== north ==
Design MazeRunner, start of the top module:
module MazeRunner(clk,RST_n,SS_n,MOSI,MISO,SCLK,PWMR,PWML,
                  DIRR,DIRL,IR_EN,BMPL_n,BMPR_n,buzz,
				  buzz_n,RX,LED);
For scale: about 2500 cells after synthesis, ~410 flip-flops, roughly 24 I/O pins, ~22000 sq um of cells after synthesis.
clock: 5.12 ns
lec_check: 0
abc_area: 1
cap_margin: 20
core_margin: 2
core_utilization: 72
place_density_lb_addon: 0.19
slew_margin: 20
run.sh (not shown) runs the stock make flow with config.mk's settings and CLKGATE_MAP_FILE=.
Final checks on north, whose flow otherwise completed, came back failing, citing negative setup slack.
Input changes introduced in south (baseline for comparison: north):
- ABC_AREA removed (was 1)
- PLACE_DENSITY_LB_ADDON removed (was 0.19)
- CORE_UTILIZATION changed from 72 to 68
- the clock period (ns, I/O delays scaled along) changed from 5.12 to 5.09
==> results <==
Ran to the end and failed final checks on negative setup slack: south.
Share of the clock period used by the worst path after layout (higher): north
south vs north: count of vias placed by the detailed router down by more than 10%
Re number of maximum-capacitance constraint violations: no difference whatsoever between south and north.
north → south: power in sequential cells up about 1%, filler cell count in the final layout up 310, met1 routing resource usage after global routing decreased 1.9 points, worst path buffer plus inverter count has decreased.
For routed wire length, dividing the value from north by the value from south gives 1.15.
Looking at power across north and south, the one that comes out lower is south.
Row reg-to-reg setup timing slack: south higher / north lower


Starting RTL as in the previous note.
export LEC_CHECK = 0
export ABC_AREA = 1
export CAP_MARGIN = 20
export CELL_PAD_IN_SITES_DETAIL_PLACEMENT = 2
export CELL_PAD_IN_SITES_GLOBAL_PLACEMENT = 1
export CORE_MARGIN = 2
export CORE_UTILIZATION = 16
export CTS_CLUSTER_DIAMETER = 77
export CTS_CLUSTER_SIZE = 40
export GPL_ROUTABILITY_DRIVEN = 0
export GPL_TIMING_DRIVEN = 0
export HOLD_SLACK_MARGIN = 0.19
export MAX_ROUTING_LAYER = met5
export MIN_ROUTING_LAYER = met2
export PLACE_DENSITY = 0.57
export SETUP_SLACK_MARGIN = -0.12
export SLEW_MARGIN = 5
export TNS_END_PERCENT = 55
create_clock -name core_clock -period 13.5 [get_ports {clk}]
The starting point completed with no timing, DRC or antenna violations.
Rerun with:
Settings changed: ABC_AREA 1 to default, CELL_PAD_IN_SITES_DETAIL_PLACEMENT 2 to default, CELL_PAD_IN_SITES_GLOBAL_PLACEMENT 1 to default, CORE_UTILIZATION 16 to 40, CTS_CLUSTER_SIZE 40 to default, GPL_TIMING_DRIVEN 0 to 1, MAX_ROUTING_LAYER met5 to default, MIN_ROUTING_LAYER met2 to default, PLACE_DENSITY 0.57 to default, TNS_END_PERCENT 55 to default.
What happened: Maximum frequency grows by 10%. Global-route usage grows by 3.7 points. Via count shrinks by 34%. Wire length shrinks by 25%. Worst hold slack barely changes. Sequential power stays flat. Count of clock-buffer cells in the layout grows by 26. Non-clock buffer count shrinks by 62. Worst setup slack is better by 0.95 ns. Area after synthesis shrinks by 1.5%.


== run 1 ==
Starting RTL as in the previous note.
==> flow/config.mk <==
export PLATFORM = sky130hd
export DESIGN_NAME = MazeRunner
export DESIGN_NICKNAME = MazeRunner
export VERILOG_FILES = /design/flow/design.v
export SDC_FILE = /design/flow/constraint.sdc
export NUM_CORES = 4
export LEC_CHECK = 0
export ABC_AREA = 0
export CAP_MARGIN = 35
export CELL_PAD_IN_SITES_DETAIL_PLACEMENT = 1
export CELL_PAD_IN_SITES_GLOBAL_PLACEMENT = 1
export CORE_MARGIN = 5
export CORE_UTILIZATION = 27
export CTS_CLUSTER_DIAMETER = 78
export CTS_CLUSTER_SIZE = 98
export GPL_ROUTABILITY_DRIVEN = 0
export GPL_TIMING_DRIVEN = 0
export HOLD_SLACK_MARGIN = -0.04
export MIN_ROUTING_LAYER = met1
export PLACE_DENSITY_LB_ADDON = 0.17
export SETUP_SLACK_MARGIN = -0.3
export SLEW_MARGIN = 10
==> flow/constraint.sdc <==
create_clock -name core_clock -period 5.67 [get_ports {clk}]
set_input_delay 1.1340 -clock core_clock [delete_from_list [all_inputs] [get_ports {clk}]]
set_output_delay 1.1340 -clock core_clock [all_outputs]
set_load 0.01 [all_outputs]
Run 1 ran in full, but the layout does not pass; the checks complain about negative setup slack.
Edits applied to the flow inputs when going from run 1 to run 2:
==> flow/config.mk <==
export PLATFORM = sky130hd
export DESIGN_NAME = MazeRunner
export DESIGN_NICKNAME = MazeRunner
export VERILOG_FILES = /design/flow/design.v
export SDC_FILE = /design/flow/constraint.sdc
export NUM_CORES = 4
export LEC_CHECK = 0
export CAP_MARGIN = 20
export CORE_MARGIN = 2
export CORE_UTILIZATION = 20
export PLACE_DENSITY = 0.6
export SLEW_MARGIN = 20
==> flow/constraint.sdc <==
create_clock -name core_clock -period 10.1 [get_ports {clk}]
set_input_delay 2.0200 -clock core_clock [delete_from_list [all_inputs] [get_ports {clk}]]
set_output_delay 2.0200 -clock core_clock [all_outputs]
set_load 0.01 [all_outputs]
- Across both runs, combinational cell area excluding buffers and inverters was lower for run 2 than for run 1.
- Compared with run 1, in run 2 multi-input combinational area share fell 0.97 points; core utilization of the finished layout fell 9.5 points; via density per instance fell 13%.
- Diff run 1 -> run 2 | final instance area | down by a few percent
- Note that the global-route wire length before repair recorded for run 2 amounts to 0.816 times the value seen in run 1.
- Of run 1 and run 2, only run 2 finishes the flow clean.
- From the logs: run 1 reached the end of the flow and failed the layout checks with negative setup slack.
Changes in run 3 relative to run 2:
-- flow/config.mk --
<<< run 2, line 9
export CORE_MARGIN = 2
export CORE_UTILIZATION = 20
export PLACE_DENSITY = 0.6
export SLEW_MARGIN = 20
>>> run 3, line 9
export CORE_MARGIN = 2
export CORE_UTILIZATION = 64
export SETUP_SLACK_MARGIN = -0.46
export SLEW_MARGIN = 20
==> flow/constraint.sdc <==
create_clock -name core_clock -period 4.6 [get_ports {clk}]
set_input_delay 0.9200 -clock core_clock [delete_from_list [all_inputs] [get_ports {clk}]]
set_output_delay 0.9200 -clock core_clock [all_outputs]
set_load 0.01 [all_outputs]
## What came out
- From the logs: run 3 reached the end of the flow and failed the layout checks with negative setup slack.
- Number of setup violations in the final report delta for run 3 relative to run 2: 35 higher
- For the power density over the cells, run 3 came in 96% higher than run 2 did.
- Run 2 → run 3: register-to-register slack fell by 3.97 ns; count of plain and timing-repair buffers increased about 800%; pin count of the biggest net entering global routing dropped 47.
- Relative to run 2, the portion of the clock cycle consumed by the worst path in the final layout of run 3 is higher by 47 points.


## build 18
Starting RTL as in the previous note.
Settings: LEC_CHECK=0, ABC_AREA=0, CAP_MARGIN=15, CELL_PAD_IN_SITES_DETAIL_PLACEMENT=1, CORE_ASPECT_RATIO=0.72, CORE_MARGIN=4, CORE_UTILIZATION=23, MIN_ROUTING_LAYER=met1, PLACE_DENSITY_LB_ADDON=0.17, SETUP_SLACK_MARGIN=-0.24, SLEW_MARGIN=20; clock period 8.92 ns.
Edits applied to the flow inputs when going from build 18 to build 49:
# build 18
export LEC_CHECK = 0
export ABC_AREA = 0
export CAP_MARGIN = 15
export CELL_PAD_IN_SITES_DETAIL_PLACEMENT = 1
export CORE_ASPECT_RATIO = 0.72
export CORE_MARGIN = 4
export CORE_UTILIZATION = 23
export MIN_ROUTING_LAYER = met1
export PLACE_DENSITY_LB_ADDON = 0.17
export SETUP_SLACK_MARGIN = -0.24
export SLEW_MARGIN = 20
create_clock -name core_clock -period 8.92 [get_ports {clk}]
# build 49
export LEC_CHECK = 0
export CAP_MARGIN = 20
export CORE_MARGIN = 2
export CORE_UTILIZATION = 40
export PLACE_DENSITY = 0.6
export SLEW_MARGIN = 20
create_clock -name core_clock -period 10.0 [get_ports {clk}]
==> comparison <==
- The final reports for build 49 and build 18 show smallest setup slack after layout higher in the former.
- Number of antenna violations at the first check in global routing for build 49 is lower than for build 18.
- Cell depth of the worst flop-to-flop path down about 8% in build 49 wrt build 18
- Taking build 18 over build 49, the total power ratio works out to 1.19.
Inputs modified between build 49 and build 90:
# build 49
export LEC_CHECK = 0
export CAP_MARGIN = 20
export CORE_MARGIN = 2
export CORE_UTILIZATION = 40
export PLACE_DENSITY = 0.6
export SLEW_MARGIN = 20
create_clock -name core_clock -period 10.0 [get_ports {clk}]
# build 90
export LEC_CHECK = 0
export CAP_MARGIN = 20
export CORE_MARGIN = 2
export CORE_UTILIZATION = 40
export PLACE_DENSITY = 0.6
export SLEW_MARGIN = 20
create_clock -name core_clock -period 7.84 [get_ports {clk}]
Of the two values seen for launching element of the worst setup path, BMPR_n was produced by build 49 and iINTF.line_present by build 90.
The estimated power of build 90 ends up higher than the estimate for build 49.
Build 90 has number of non-filler instances in the completed layout above what build 49 had.
Between build 90 and build 49, the difference in routed via count divided by cell count is negligible.
Per the comparison of build 90 with build 49, worst setup slack went down by 1.44 ns, non-clock buffer count now larger.
Of build 90 and build 49, the run reporting the higher number of clock buffer instances in the layout was build 90.
Against build 49 as the reference, build 90 delivers a higher critical path depth in cells.
Modified inputs, build 1 compared to build 90
# build 90
export LEC_CHECK = 0
export CAP_MARGIN = 20
export CORE_MARGIN = 2
export CORE_UTILIZATION = 40
export PLACE_DENSITY = 0.6
export SLEW_MARGIN = 20
create_clock -name core_clock -period 7.84 [get_ports {clk}]
# build 1
export LEC_CHECK = 0
export ABC_AREA = 1
export CAP_MARGIN = 20
export CORE_MARGIN = 2
export CORE_UTILIZATION = 72
export PLACE_DENSITY = 0.37
export SLEW_MARGIN = 20
create_clock -name core_clock -period 5.28 [get_ports {clk}]
## What came out
- Build 1 finished every stage; the final checks, however, were not passed, the failures being setup timing.
- Build 1 against build 90: instance tally after logic synthesis climbed 348, detailed placement HPWL now larger, wire length rose 12%, die size now sits lower, share of total power in the clock network now sits lower.
- Summary: setup slack, build 1 worse than build 90


Starting RTL as in the previous note.
clock: 13.5 ns
lec_check: 0
cap_margin: 20
core_margin: 2
core_utilization: 34
cts_cluster_diameter: 77
gpl_routability_driven: 0
gpl_timing_driven: 0
hold_slack_margin: 0.19
max_routing_layer: met4
setup_slack_margin: -0.12
slew_margin: 5
The first run finished with timing, DRC and antenna clean.
Next try:
Settings changed: CORE_UTILIZATION 34 to 40, CTS_CLUSTER_DIAMETER 77 to unset, GPL_ROUTABILITY_DRIVEN 0 to unset, GPL_TIMING_DRIVEN 0 to unset, HOLD_SLACK_MARGIN 0.19 to unset, MAX_ROUTING_LAYER met4 to unset, PLACE_DENSITY set to 0.6, SETUP_SLACK_MARGIN -0.12 to unset, SLEW_MARGIN 5 to 20.
Clock period 13.5 ns to 9.13 ns, I/O delays scaled along.
What happened: Synthesized area does not change; total power is higher by 53%; global-route usage is higher by 1.7 points.
Next try:
Settings changed: ABC_AREA set to 1, CORE_UTILIZATION 40 to 72, PLACE_DENSITY 0.6 to unset, PLACE_DENSITY_LB_ADDON set to 0.19.
Clock period 9.13 ns to 5.09 ns, I/O delays scaled along.
What happened: With this change the flow finished but fails on setup timing; global-route usage climbs by 16 points; via count grows by 21%; power grows by 70%; wire length is higher by 26%.
Next try:
Settings changed: ABC_AREA 1 to unset, CORE_UTILIZATION 72 to 67, PLACE_DENSITY_LB_ADDON 0.19 to unset.
Clock period 5.09 ns to 5.12 ns, I/O delays scaled along.
What happened: The changed run ran to the end with violations: setup timing. Final area rose by 1.5%. Sequential power is about the same. Wire length is lower by about 8%. Synthesized cell count fell by about 14%. Setup slack loses 0.10 ns.
Power figures rest on the tool's default switching activity, not on a simulated workload.
